==> inputs of juniper <==
## top
module top(
	input clk,
	input rst,
	input valid,
	input dir,
	input signed [31:0] n,
	output [31:0] zeroCount,
	output signed [31:0] xOut
);
Settings: LEC_CHECK=0, ABC_AREA=0, CAP_MARGIN=20, CELL_PAD_IN_SITES_DETAIL_PLACEMENT=1, CELL_PAD_IN_SITES_GLOBAL_PLACEMENT=1, CORE_ASPECT_RATIO=1.84, CORE_MARGIN=8, CORE_UTILIZATION=20, CTS_CLUSTER_DIAMETER=330, CTS_CLUSTER_SIZE=37, GPL_ROUTABILITY_DRIVEN=0, GPL_TIMING_DRIVEN=0, HOLD_SLACK_MARGIN=0.16, MAX_ROUTING_LAYER=met5, MIN_ROUTING_LAYER=met2, PLACE_DENSITY=0.41, SLEW_MARGIN=15, TNS_END_PERCENT=100; clock period 48.4 ns.
run.sh (not shown) runs the stock make flow with config.mk's settings and CLKGATE_MAP_FILE=.
==> inputs of fjord, as changes to juniper <==
Settings changed: ABC_AREA 0 to 1, CELL_PAD_IN_SITES_DETAIL_PLACEMENT 1 to 0, CELL_PAD_IN_SITES_GLOBAL_PLACEMENT 1 to 0, CORE_ASPECT_RATIO 1.84 to unset, CORE_MARGIN 8 to 2, CORE_UTILIZATION 20 to 71, CTS_CLUSTER_DIAMETER 330 to 234, GPL_TIMING_DRIVEN 0 to unset, HOLD_SLACK_MARGIN 0.16 to unset, MIN_ROUTING_LAYER met2 to met1, SLEW_MARGIN 15 to 20.
==> flow/constraint.sdc (replaced) <==
create_clock -name core_clock -period 24.9 [get_ports {clk}]
set_input_delay 4.9800 -clock core_clock [delete_from_list [all_inputs] [get_ports {clk}]]
set_output_delay 4.9800 -clock core_clock [all_outputs]
set_load 0.01 [all_outputs]
==> inputs of zinc, as changes to juniper <==
Settings changed: ABC_AREA 0 to unset, CELL_PAD_IN_SITES_DETAIL_PLACEMENT 1 to unset, CELL_PAD_IN_SITES_GLOBAL_PLACEMENT 1 to unset, CORE_ASPECT_RATIO 1.84 to unset, CORE_MARGIN 8 to 2, CORE_UTILIZATION 20 to 58, CTS_CLUSTER_DIAMETER 330 to unset, CTS_CLUSTER_SIZE 37 to unset, GPL_ROUTABILITY_DRIVEN 0 to unset, GPL_TIMING_DRIVEN 0 to unset, HOLD_SLACK_MARGIN 0.16 to unset, MAX_ROUTING_LAYER met5 to unset, MIN_ROUTING_LAYER met2 to unset, PLACE_DENSITY 0.41 to unset, SETUP_SLACK_MARGIN set to -0.3, SLEW_MARGIN 15 to 20, TNS_END_PERCENT 100 to unset.
==> flow/constraint.sdc (replaced) <==
create_clock -name core_clock -period 18.1 [get_ports {clk}]
set_input_delay 3.6200 -clock core_clock [delete_from_list [all_inputs] [get_ports {clk}]]
set_output_delay 3.6200 -clock core_clock [all_outputs]
set_load 0.01 [all_outputs]
==> comparison table <==
	zinc	fjord	juniper
Run status	aborted with a tool error	no timing/DRC/antenna violations	no timing/DRC/antenna violations
Failing step	global routing	-	-
Final hold violations	-	0	0
Fin util	-	80.9%	23.6%
Area fraction in full adders, half adders and majority gates	4.33%	3.88%	4.33%
Final design instance area without fill	-	14,600 um^2	16,000 um^2
Mean area per synthesized cell	7.88 um^2	6.18 um^2	7.88 um^2
Combinational Area	-	10,100 um^2	11,500 um^2
Number of detailed-routing iterations run before antenna repair	-	6	6
Stage delay of the slowest cell on the critical path	-	0.44 ns	0.76 ns
Buffering stage count on the worst path with inverters included	-	7	9
Overall via count from detail_route	-	13,984	20,105
Count of unique library cells instantiated by Yosys	141	60	141
Cell depth of the worst hold path	-	2	1
Max_slew headroom	-	31.7%	25.9%
Actual slew at the worst max-slew pin	-	1.02 ns	1.11 ns
Effective utilization at floorplan	58.6%	72.7%	20.1%
Fraction of area in clock buffers and inverters	-	2.14%	1.86%
Cells after Synth	1,730	2,118	1,730
Area of the die	24,800 um^2	19,500 um^2	77,200 um^2
Post-synthesis cell count from yosys	1,730	2,118	1,730

* * *

==> inputs of v11 <==
top again, from the RTL that the note above started with.
make LEC_CHECK=0 ABC_AREA=1 CAP_MARGIN=15 CELL_PAD_IN_SITES_DETAIL_PLACEMENT=2 CORE_ASPECT_RATIO=1.53 CORE_MARGIN=2 CORE_UTILIZATION=48 CTS_CLUSTER_SIZE=84 GPL_TIMING_DRIVEN=0 HOLD_SLACK_MARGIN=0.29 MAX_ROUTING_LAYER=met4 SETUP_SLACK_MARGIN=5.0 SLEW_MARGIN=40 finish   # period 22.4 ns
==> inputs of v5, as changes to v11 <==
Settings changed: ABC_AREA 1 to unset, CAP_MARGIN 15 to 20, CELL_PAD_IN_SITES_DETAIL_PLACEMENT 2 to unset, CORE_ASPECT_RATIO 1.53 to unset, CORE_UTILIZATION 48 to 34, CTS_CLUSTER_SIZE 84 to unset, GPL_TIMING_DRIVEN 0 to unset, HOLD_SLACK_MARGIN 0.29 to unset, MAX_ROUTING_LAYER met4 to unset, SETUP_SLACK_MARGIN 5.0 to unset, SLEW_MARGIN 40 to 20.
==> flow/constraint.sdc (replaced) <==
create_clock -name core_clock -period 32.6 [get_ports {clk}]
set_input_delay 6.5200 -clock core_clock [delete_from_list [all_inputs] [get_ports {clk}]]
set_output_delay 6.5200 -clock core_clock [all_outputs]
set_load 0.01 [all_outputs]
==> inputs of v23, as changes to v11 <==
Settings changed: ABC_AREA 1 to unset, CAP_MARGIN 15 to 20, CELL_PAD_IN_SITES_DETAIL_PLACEMENT 2 to unset, CORE_ASPECT_RATIO 1.53 to unset, CORE_UTILIZATION 48 to 66, CTS_CLUSTER_SIZE 84 to 38, GPL_TIMING_DRIVEN 0 to unset, HOLD_SLACK_MARGIN 0.29 to 0.3, MAX_ROUTING_LAYER met4 to unset, SETUP_SLACK_MARGIN 5.0 to unset, SLEW_MARGIN 40 to 20.
==> flow/constraint.sdc (replaced) <==
create_clock -name core_clock -period 22.7 [get_ports {clk}]
set_input_delay 4.5400 -clock core_clock [delete_from_list [all_inputs] [get_ports {clk}]]
set_output_delay 4.5400 -clock core_clock [all_outputs]
set_load 0.01 [all_outputs]
==> inputs of v9, as changes to v11 <==
Settings changed: CAP_MARGIN 15 to 20, CELL_PAD_IN_SITES_DETAIL_PLACEMENT 2 to unset, CORE_ASPECT_RATIO 1.53 to unset, CTS_CLUSTER_SIZE 84 to unset, SETUP_SLACK_MARGIN 5.0 to unset, SLEW_MARGIN 40 to 20.
==> flow/constraint.sdc (replaced) <==
create_clock -name core_clock -period 34.0 [get_ports {clk}]
set_input_delay 6.8000 -clock core_clock [delete_from_list [all_inputs] [get_ports {clk}]]
set_output_delay 6.8000 -clock core_clock [all_outputs]
set_load 0.01 [all_outputs]
==> results.toml <==
# physical design summary
[place]
final_wtd_congestion = 0.899
buffer_ports.inserted = 99

[run_status]
outcome = "no timing/DRC/antenna violations"

[logic_synthesis]
synth.most_common_cell = "nor2_1"
postSynthAreaPerCell_um2 = 7.88
synth-cells-yosys = 1730
synth.cellmix.xorXnorShare_pct = 11.3
netlist_area_mm2 = 0.0136
ys_sh_simple_pct = 26.2
top_cell_area_share_pct = 11.2

[die]
die_x_um = 204
# the run above: v5

==> results.toml <==
# physical design summary
[run_status]
outcome = "no timing/DRC/antenna violations"

[logic_synthesis]
synth.cellmix.xorXnorShare_pct = 6.95
synth.most_common_cell = "nand2_1"
synth-cells-yosys = 2118
ys_sh_simple_pct = 58.8
postSynthAreaPerCell_um2 = 6.18

[die]
core_area_mm2 = 0.0269
die_x_um = 169

[place]
final_wtd_congestion = 0.915
placed_area_mm2 = 0.0145
buffer_ports.inserted = 98

[final_timing]
timing.final.setup_violations = 0

[finish]
final_core_util_pct = 55.3
# the run above: v9

==> results.toml <==
# physical design summary
[run_status]
outcome.stop_stage = "3_5_place_dp"
error_message = "[ERROR DPL-0033] detailed placement checks failed during check placement."
outcome = "did not finish"

[logic_synthesis]
ys_sh_simple_pct = 58.8
synth.cellmix.xorXnorShare_pct = 6.95

[place]
buffer_ports.inserted = 98

[die]
die_x_um = 138
# the run above: v11

==> results.toml <==
# physical design summary
[place]
final_wtd_congestion = 0.980

[logic_synthesis]
synth-cells-yosys = 1730
synth.cellmix.xorXnorShare_pct = 11.3
ys_sh_simple_pct = 26.2
top_cell_area_share_pct = 11.2
postSynthAreaPerCell_um2 = 7.88
netlist_area_mm2 = 0.0136
synth.most_common_cell = "nor2_1"

[run_status]
error_message = "[ERROR DPL-0038] Utilization greater than 100%, impossible to legalize"
outcome = "did not finish"
outcome.stop_stage = "4_1_cts"

[die]
die_x_um = 148
# the run above: v23


* * *

==> inputs of 07-06 <==
==> flow/design.v <==
`timescale 1ns/1ps
module top(
	input clk,
	input rst,
	input valid,
	input dir,
	input signed [31:0] n,
	output [31:0] zeroCount,
	output signed [31:0] xOut
);
	reg signed [31:0] xReg;
	wire signed [31:0] xNext;
	always @(posedge clk or posedge rst)begin
		if(rst) xReg<=32'sd50;
		else if(valid) xReg<=xNext;
	end
	assign xOut=xReg;
	wire signed[31:0] signedN;
	assign signedN=dir? n: -n;
	wire signed [31:0] addOut;
	wire signed [31:0] modOut;
	wire signed [31:0] normOut;
	wire zeroHit;
	adder uAdd(.a(xReg), .b(signedN), .sum(addOut));
	modulo uMod(.in(addOut), .out(modOut));
	normalize uNorm(.in(modOut), .out(normOut));
	comparator uCmp(.in(normOut), .zero(zeroHit));
	assign xNext=normOut;
	counter uCnt(
		.clk(clk),
		.rst(rst),
		.inc(valid&zeroHit),
		.count(zeroCount)
	);
endmodule
module adder(
	input signed [31:0] a,
	input signed [31:0] b,
	output signed [31:0] sum
);
	assign sum=a+b;
endmodule
module modulo(
	input signed [31:0] in,
	output signed [31:0] out
);
	assign out=in%100;
endmodule
module normalize(
	input signed [31:0] in,
	output signed [31:0] out
);
	assign out=(in<0)? (in+100): in;
endmodule
module comparator(
	input signed [31:0] in,
	output zero
);
	assign zero = (in==0);
endmodule
module counter(
	input clk,
	input rst,
	input inc,
	output reg [31:0] count
);
	always @(posedge clk or posedge rst)begin
		if(rst) count<=32'd0;
		else if(inc) count<=count+1;
	end
endmodule
==> flow/run.sh <==
#!/bin/bash
# the make line also repeats each setting of config.mk as NAME=value (left out here)
make -C /OpenROAD-flow-scripts/flow DESIGN_CONFIG=/design/flow/config.mk WORK_HOME=/design/flow/orfs CLKGATE_MAP_FILE= finish
==> flow/config.mk <==
export PLATFORM = sky130hd
export DESIGN_NAME = top
export DESIGN_NICKNAME = top
export VERILOG_FILES = /design/flow/design.v
export SDC_FILE = /design/flow/constraint.sdc
export NUM_CORES = 4
export LEC_CHECK = 0
export ABC_AREA = 1
export CAP_MARGIN = 15
export CELL_PAD_IN_SITES_DETAIL_PLACEMENT = 2
export CORE_ASPECT_RATIO = 1.53
export CORE_MARGIN = 2
export CORE_UTILIZATION = 48
export CTS_CLUSTER_SIZE = 84
export GPL_TIMING_DRIVEN = 1
export HOLD_SLACK_MARGIN = 0.29
export MAX_ROUTING_LAYER = met4
export SETUP_SLACK_MARGIN = 2.38
export SLEW_MARGIN = 40
==> flow/constraint.sdc <==
create_clock -name core_clock -period 31.5 [get_ports {clk}]
set_input_delay 6.3000 -clock core_clock [delete_from_list [all_inputs] [get_ports {clk}]]
set_output_delay 6.3000 -clock core_clock [all_outputs]
set_load 0.01 [all_outputs]
==> inputs of 10-03, as changes to 07-06 <==
Settings changed: CAP_MARGIN 15 to 20, CELL_PAD_IN_SITES_DETAIL_PLACEMENT 2 to unset, CORE_ASPECT_RATIO 1.53 to 1.58, CORE_UTILIZATION 48 to 71, CTS_CLUSTER_DIAMETER set to 232, CTS_CLUSTER_SIZE 84 to 71, GPL_TIMING_DRIVEN 1 to unset, HOLD_SLACK_MARGIN 0.29 to unset, MAX_ROUTING_LAYER met4 to unset, PLACE_DENSITY set to 0.6, SETUP_SLACK_MARGIN 2.38 to -0.78, SLEW_MARGIN 40 to 20.
==> flow/constraint.sdc (replaced) <==
create_clock -name core_clock -period 20.1 [get_ports {clk}]
set_input_delay 4.0200 -clock core_clock [delete_from_list [all_inputs] [get_ports {clk}]]
set_output_delay 4.0200 -clock core_clock [all_outputs]
set_load 0.01 [all_outputs]
==> inputs of 06-28, as changes to 07-06 <==
Settings changed: CAP_MARGIN 15 to 20, CELL_PAD_IN_SITES_DETAIL_PLACEMENT 2 to unset, CORE_ASPECT_RATIO 1.53 to unset, CORE_UTILIZATION 48 to 69, CTS_CLUSTER_SIZE 84 to 99, GPL_TIMING_DRIVEN 1 to unset, HOLD_SLACK_MARGIN 0.29 to unset, MAX_ROUTING_LAYER met4 to unset, SETUP_SLACK_MARGIN 2.38 to unset, SLEW_MARGIN 40 to 20, TNS_END_PERCENT set to 5.
==> flow/constraint.sdc (replaced) <==
create_clock -name core_clock -period 22.1 [get_ports {clk}]
set_input_delay 4.4200 -clock core_clock [delete_from_list [all_inputs] [get_ports {clk}]]
set_output_delay 4.4200 -clock core_clock [all_outputs]
set_load 0.01 [all_outputs]
==> qor summary <==
Postcts setup bufs: 07-06 -; 06-28 0; 10-03 0
Height of the die: 07-06 208.3 µm; 06-28 141.8 µm; 10-03 174.7 µm
Initial Util: 07-06 48.94%; 06-28 70.24%; 10-03 72.14%
Placer's final routability congestion estimate: 07-06 0.9374; 06-28 0.9466; 10-03 0.9781
TritonCTS Buffers: 07-06 -; 06-28 9; 10-03 9
Clock sink total: 07-06 -; 06-28 64; 10-03 64
Detailed placement HPWL: 07-06 -; 06-28 26.30 mm; 10-03 29.52 mm
Number of gates resized after cts: 07-06 -; 06-28 0; 10-03 0
Dpl ws: 07-06 -; 06-28 -0.2173 ns; 10-03 -1.016 ns
Placed cells: 07-06 -; 06-28 2,428; 10-03 2,508
Total Die Area: 07-06 0.02865 mm²; 06-28 0.02010 mm²; 10-03 0.01957 mm²
Chip Width: 07-06 137.5 µm; 06-28 141.8 µm; 10-03 112.0 µm
Cell row count: 07-06 74; 06-28 50; 10-03 62
Number of levels the H-tree was split into: 07-06 -; 06-28 3; 10-03 3
Root buffer cell: 07-06 -; 06-28 sky130_fd_sc_hd__clkbuf_16; 10-03 sky130_fd_sc_hd__clkbuf_16
Status: 07-06 stopped before the end; 06-28 finished with violations; 10-03 stopped before the end
Last stage reached: 07-06 detailed placement; 06-28 -; 10-03 global routing
Reasons for failing layout checks: 07-06 -; 06-28 negative setup slack; 10-03 -
Number of buffers on the longest clock path: 07-06 -; 06-28 2; 10-03 2
Cts hold-fix bufs: 07-06 -; 06-28 0; 10-03 0
Area post-placement: 07-06 -; 06-28 0.01418 mm²; 10-03 0.01492 mm²
